==> v16 <==
## ARM
module ARM(
    input CLK,
    input RESET,
    input [31:0] InstrF,
    input [31:0] ReadData,
    output reg MemWriteM,
    output [31:0] PCF,
    output reg [31:0] ALUResultM,
    output [31:0] WriteData
    );
export LEC_CHECK = 0
export ABC_AREA = 1
export CAP_MARGIN = 20
export CELL_PAD_IN_SITES_DETAIL_PLACEMENT = 2
export CORE_MARGIN = 7
export CORE_UTILIZATION = 40
export CTS_CLUSTER_DIAMETER = 344
export CTS_CLUSTER_SIZE = 38
export GPL_ROUTABILITY_DRIVEN = 0
export GPL_TIMING_DRIVEN = 0
export MAX_ROUTING_LAYER = met4
export MIN_ROUTING_LAYER = met2
export SLEW_MARGIN = 20
create_clock -name core_clock -period 9.19 [get_ports {CLK}]
run.sh (not shown) runs the stock make flow with config.mk's settings and CLKGATE_MAP_FILE=.
==> v4 (differences from v16) <==
- ABC_AREA: 1 -> unset
- CELL_PAD_IN_SITES_DETAIL_PLACEMENT: 2 -> unset
- CORE_MARGIN: 7 -> 2
- CTS_CLUSTER_DIAMETER: 344 -> 189
- CTS_CLUSTER_SIZE: 38 -> unset
- GPL_ROUTABILITY_DRIVEN: 0 -> unset
- GPL_TIMING_DRIVEN: 0 -> unset
- MAX_ROUTING_LAYER: met4 -> unset
- MIN_ROUTING_LAYER: met2 -> unset
- PLACE_DENSITY_LB_ADDON: unset -> 0.08
- SETUP_SLACK_MARGIN: unset -> 1.82
- TNS_END_PERCENT: unset -> 30
==> flow/constraint.sdc (replaced) <==
create_clock -name core_clock -period 9.0 [get_ports {CLK}]
set_input_delay 1.8000 -clock core_clock [delete_from_list [all_inputs] [get_ports {CLK}]]
set_output_delay 1.8000 -clock core_clock [all_outputs]
set_load 0.01 [all_outputs]
==> v20 (differences from v16) <==
- CELL_PAD_IN_SITES_DETAIL_PLACEMENT: 2 -> unset
- CORE_MARGIN: 7 -> 2
- CORE_UTILIZATION: 40 -> 72
- CTS_CLUSTER_DIAMETER: 344 -> 398
- CTS_CLUSTER_SIZE: 38 -> unset
- GPL_ROUTABILITY_DRIVEN: 0 -> unset
- GPL_TIMING_DRIVEN: 0 -> unset
- MAX_ROUTING_LAYER: met4 -> unset
- MIN_ROUTING_LAYER: met2 -> unset
- SETUP_SLACK_MARGIN: unset -> 0.38
==> flow/constraint.sdc (replaced) <==
create_clock -name core_clock -period 5.5 [get_ports {CLK}]
set_input_delay 1.1000 -clock core_clock [delete_from_list [all_inputs] [get_ports {CLK}]]
set_output_delay 1.1000 -clock core_clock [all_outputs]
set_load 0.01 [all_outputs]
==> comparison <==
Of v4 and v20, v20 has the higher synthesized cell count (gap about 11%, measured against v20).
Against v20, the area after synthesis of v4 is larger by 1.5%.
v4 produced a clean layout. v20 died in 5_1_grt with GRT-0116. v16 ended with an error in 5_1_grt with GRT-0116.
In v16 the die size is higher than in v4, by 4.3%.

========
==> raven: inputs <==
Starting RTL as in the previous note.
clock: 4.95 ns
lec_check: 0
cap_margin: 20
core_margin: 2
core_utilization: 45
slew_margin: 20
==> sierra: changes against raven <==
--- a/flow/config.mk
+++ b/flow/config.mk
@@ -6,6 +6,14 @@
 export NUM_CORES = 4
 export LEC_CHECK = 0
+export ABC_AREA = 0
 export CAP_MARGIN = 20
+export CELL_PAD_IN_SITES_GLOBAL_PLACEMENT = 0
 export CORE_MARGIN = 2
-export CORE_UTILIZATION = 45
+export CORE_UTILIZATION = 70
+export CTS_CLUSTER_DIAMETER = 367
+export CTS_CLUSTER_SIZE = 49
+export GPL_TIMING_DRIVEN = 1
+export HOLD_SLACK_MARGIN = 0.06
+export PLACE_DENSITY = 0.65
+export SETUP_SLACK_MARGIN = -0.09
 export SLEW_MARGIN = 20
==> flow/constraint.sdc (replaced) <==
create_clock -name core_clock -period 6.4 [get_ports {CLK}]
set_input_delay 1.2800 -clock core_clock [delete_from_list [all_inputs] [get_ports {CLK}]]
set_output_delay 1.2800 -clock core_clock [all_outputs]
set_load 0.01 [all_outputs]
==> garnet: changes against raven <==
--- a/flow/config.mk
+++ b/flow/config.mk
@@ -7,5 +7,9 @@
 export LEC_CHECK = 0
 export CAP_MARGIN = 20
+export CELL_PAD_IN_SITES_DETAIL_PLACEMENT = 0
+export CELL_PAD_IN_SITES_GLOBAL_PLACEMENT = 0
 export CORE_MARGIN = 2
-export CORE_UTILIZATION = 45
+export CORE_UTILIZATION = 18
+export CTS_CLUSTER_SIZE = 77
+export SETUP_SLACK_MARGIN = -0.75
 export SLEW_MARGIN = 20
==> flow/constraint.sdc (replaced) <==
create_clock -name core_clock -period 11.3 [get_ports {CLK}]
set_input_delay 2.2600 -clock core_clock [delete_from_list [all_inputs] [get_ports {CLK}]]
set_output_delay 2.2600 -clock core_clock [all_outputs]
set_load 0.01 [all_outputs]
==> flow_summary.yaml <==
# implementation run metrics
placement:
  hpwl_um: 152000
  dpl.cell_count: 6510
  postPlaceCellArea_sq_mm: 0.0550
die:
  row_count: 94
  die_x_um: 262
run_status:
  stop_stage: "global routing"
  status: "aborted with a tool error"
clock_network:
  cts_buffers: 20
  cts-resized-gates: 199
  post-cts-setup-buffer-count: 51
-- figures above: sierra

==> flow_summary.yaml <==
# generated from flow reports
placement:
  postPlaceCellArea_sq_mm: 0.0579
  dpl.cell_count: 7236
die:
  die_x_um: 326
  row_count: 118
yosys:
  mux_area_share_pct: 6.07
final_timing:
  timing.final.ws_setup_ps: -2260
  setup_viol: 65
  period_minus_slack_ps: 7210
critical_path:
  worstPathArrival_ps: 7830
clock_network:
  cts_buffers: 89
  post-cts-setup-buffer-count: 62
  cts-resized-gates: 275
routing:
  finalWirelength_um: 240000
run_status:
  status: "complete, but fails checks"
  check-failures: "negative setup slack"
-- figures above: raven

==> flow_summary.yaml <==
# generated from flow reports
routing:
  finalWirelength_um: 234000
grt:
  met1_usage_pct: 20.6
  grt_max_degree: 94
placement:
  hpwl_um: 163000
clock_network:
  cts_buffers: 89
  cts-resized-gates: 0
die:
  row_count: 186
run_status:
  status: "timing/DRC/antenna clean"
yosys:
  synth.area.top_cells: "edfxtp_1 31%, dfxtp_1 15%, nand2_1 6.9%"
-- figures above: garnet


========
==> cedar <==
Starting RTL as in the previous note.
Settings: LEC_CHECK=0, CAP_MARGIN=20, CORE_MARGIN=2, CORE_UTILIZATION=66, CTS_CLUSTER_SIZE=60, MAX_ROUTING_LAYER=met4, SLEW_MARGIN=20, TNS_END_PERCENT=5; clock period 6.24 ns.
==> maple (differences from cedar) <==
- CORE_UTILIZATION: 66 -> 40
- CTS_CLUSTER_SIZE: 60 -> not set
- MAX_ROUTING_LAYER: met4 -> not set
- TNS_END_PERCENT: 5 -> not set
==> flow/constraint.sdc (replaced) <==
create_clock -name core_clock -period 9.0 [get_ports {CLK}]
set_input_delay 1.8000 -clock core_clock [delete_from_list [all_inputs] [get_ports {CLK}]]
set_output_delay 1.8000 -clock core_clock [all_outputs]
set_load 0.01 [all_outputs]
==> qor summary <==
Number of resized instances in the post-cts repair step: maple 0; cedar 95
Inserted Clock Buffers: maple 92; cedar 82
Count of buffers added by post-CTS timing repair for setup: maple 0; cedar 14
Die area: maple 119,000 um^2; cedar 72,900 um^2
HPWL Detailed: maple 158 mm; cedar 153 mm
Die outline width: maple 346 um; cedar 270 um
Status: maple timing/DRC/antenna clean; cedar did not finish
Stage where the flow stopped: maple -; cedar 5_1_grt
Starting Density: maple 40.3%; cedar 66.6%
Most frequent cell after synthesis: maple sky130_fd_sc_hd__nand2_1; cedar sky130_fd_sc_hd__nand2_1
Pre-CTS WS: maple 0.374 ns; cedar -1.18 ns
Chip height: maple 346 um; cedar 270 um
Std-Cell Core Area: maple 116,000 um^2; cedar 70,000 um^2
Count of placed standard cells including taps: maple 6,570; cedar 6,561
Placed Area: maple 50,900 um^2; cedar 55,100 um^2
Number of placement rows: maple 125; cedar 97
Final estimated routing congestion in global placement: maple 1.08; cedar 1.23

========
==> v3 <==
ARM again, from the RTL that the note above started with.
==> flow/design.v (excerpt) <==
module ARM(
    input CLK,
    input RESET,
    input [31:0] InstrF,
    input [31:0] ReadData,
    output reg MemWriteM,
    output [31:0] PCF,
    output reg [31:0] ALUResultM,
    output [31:0] WriteData
    );
    reg [31:0] InstrD;
	reg[31:0] RD1E;
	wire [31:0] ResultW;
	wire [31:0] PC_Prev;
    wire WE3 ;
    wire [31:0] WD3 ;
    wire [31:0] R15 ;
    wire [31:0] RD1D ;
    wire [31:0] RD2D ;
    wire [1:0] ImmSrc ;
    wire [23:0] InstrImm ;
    wire [31:0] ExtImmD ;
    wire [3:0] Rd ;
    wire [1:0] Op ;
    wire [5:0] Funct ;
    wire MemtoRegD ;
    wire ALUSrcD ;
    wire [1:0] RegSrcD ;
    wire PCSD ;
    wire RegWD ;
    wire NoWriteD ;
    wire MemWD ;
    wire [1:0] FlagWD ;
    wire [3:0] CondD ;
    wire C_Flag ;
    wire [1:0] ShD ;
    reg [1:0] ShE;
    wire [4:0] Shamt5D ;
    wire [31:0] ShIn ;
    wire [31:0] ShOut ;
    wire [3:0] ALUControlD ;
    wire [3:0] ALUFlags ;
    wire WE_PC ;    
    wire [31:0] PC_IN ;
    reg PCSE;
    reg RegWE;
    reg MemWE;
    reg [1:0] FlagWE;
    reg NoWriteE;
    reg [3:0] ALUControlE;
    reg MemtoRegE;
    reg ALUSrcE;
    reg [3:0] CondE;
    reg [31:0] RD2E;
    reg [3:0] WA3E;
    reg [31:0] ExtImmE;
    reg [4:0] Shamt5E;
    wire RegWriteE;
    wire MemWriteE;
    wire FlushE;
    wire [31:0] SrcAE;
    wire [31:0] SrcBE;
    wire [1:0] ForwardAE;
    wire [1:0] ForwardBE;
    wire [31:0] WriteDataE;
    wire [31:0] ALUResultE;    
    wire PCSrcE;
    reg PCSrcM;
    reg RegWriteM;
    reg MemtoRegM;
    reg [3:0] WA3M;
    reg [31:0] WriteDataM;
    wire ForwardM;
    reg PCSrcW;
    reg RegWriteW;
    reg MemtoRegW;
    reg [31:0] ReadDataW;
    reg [31:0] ALUResultW;
    reg [3:0] WA3W;
    wire StallF;
    wire FlushD;
    wire StallD;
  ...
make LEC_CHECK=0 CAP_MARGIN=20 CORE_MARGIN=2 CORE_UTILIZATION=68 PLACE_DENSITY_LB_ADDON=0.07 SETUP_SLACK_MARGIN=1.63 SLEW_MARGIN=20 TNS_END_PERCENT=5 finish   # period 5.54 ns
==> v13 (differences from v3) <==
ABC_AREA = 1   (was not set)
CAP_MARGIN = 35   (was 20)
CELL_PAD_IN_SITES_DETAIL_PLACEMENT = 0   (was not set)
CELL_PAD_IN_SITES_GLOBAL_PLACEMENT = 1   (was not set)
CORE_ASPECT_RATIO = 1.46   (was not set)
CORE_UTILIZATION = 72   (was 68)
CTS_CLUSTER_DIAMETER = 367   (was not set)
CTS_CLUSTER_SIZE = 26   (was not set)
GPL_ROUTABILITY_DRIVEN = 0   (was not set)
GPL_TIMING_DRIVEN = 1   (was not set)
HOLD_SLACK_MARGIN = 0.06   (was not set)
MIN_ROUTING_LAYER = met1   (was not set)
PLACE_DENSITY_LB_ADDON = 0.22   (was 0.07)
SETUP_SLACK_MARGIN = -1.18   (was 1.63)
SLEW_MARGIN = 30   (was 20)
TNS_END_PERCENT = 50   (was 5)
==> flow/constraint.sdc (replaced) <==
create_clock -name core_clock -period 14.9 [get_ports {CLK}]
set_input_delay 2.9800 -clock core_clock [delete_from_list [all_inputs] [get_ports {CLK}]]
set_output_delay 2.9800 -clock core_clock [all_outputs]
set_load 0.01 [all_outputs]
==> comparison <==
- Between v13 and v3, the lower synthesized cell count is in v3 (gap 13%, measured against v3).
- Between v13 and v3, the lower synthesized area is in v13 (gap 1.5%, measured against v3).
- Of v13 and v3, v3 has the higher die size (gap about 7%, measured against v3).
- v13 did not get past global placement without I/O (3_1_place_gp_skip_io) with FLW-0024. v3 failed in global routing (5_1_grt) on GRT-0116.
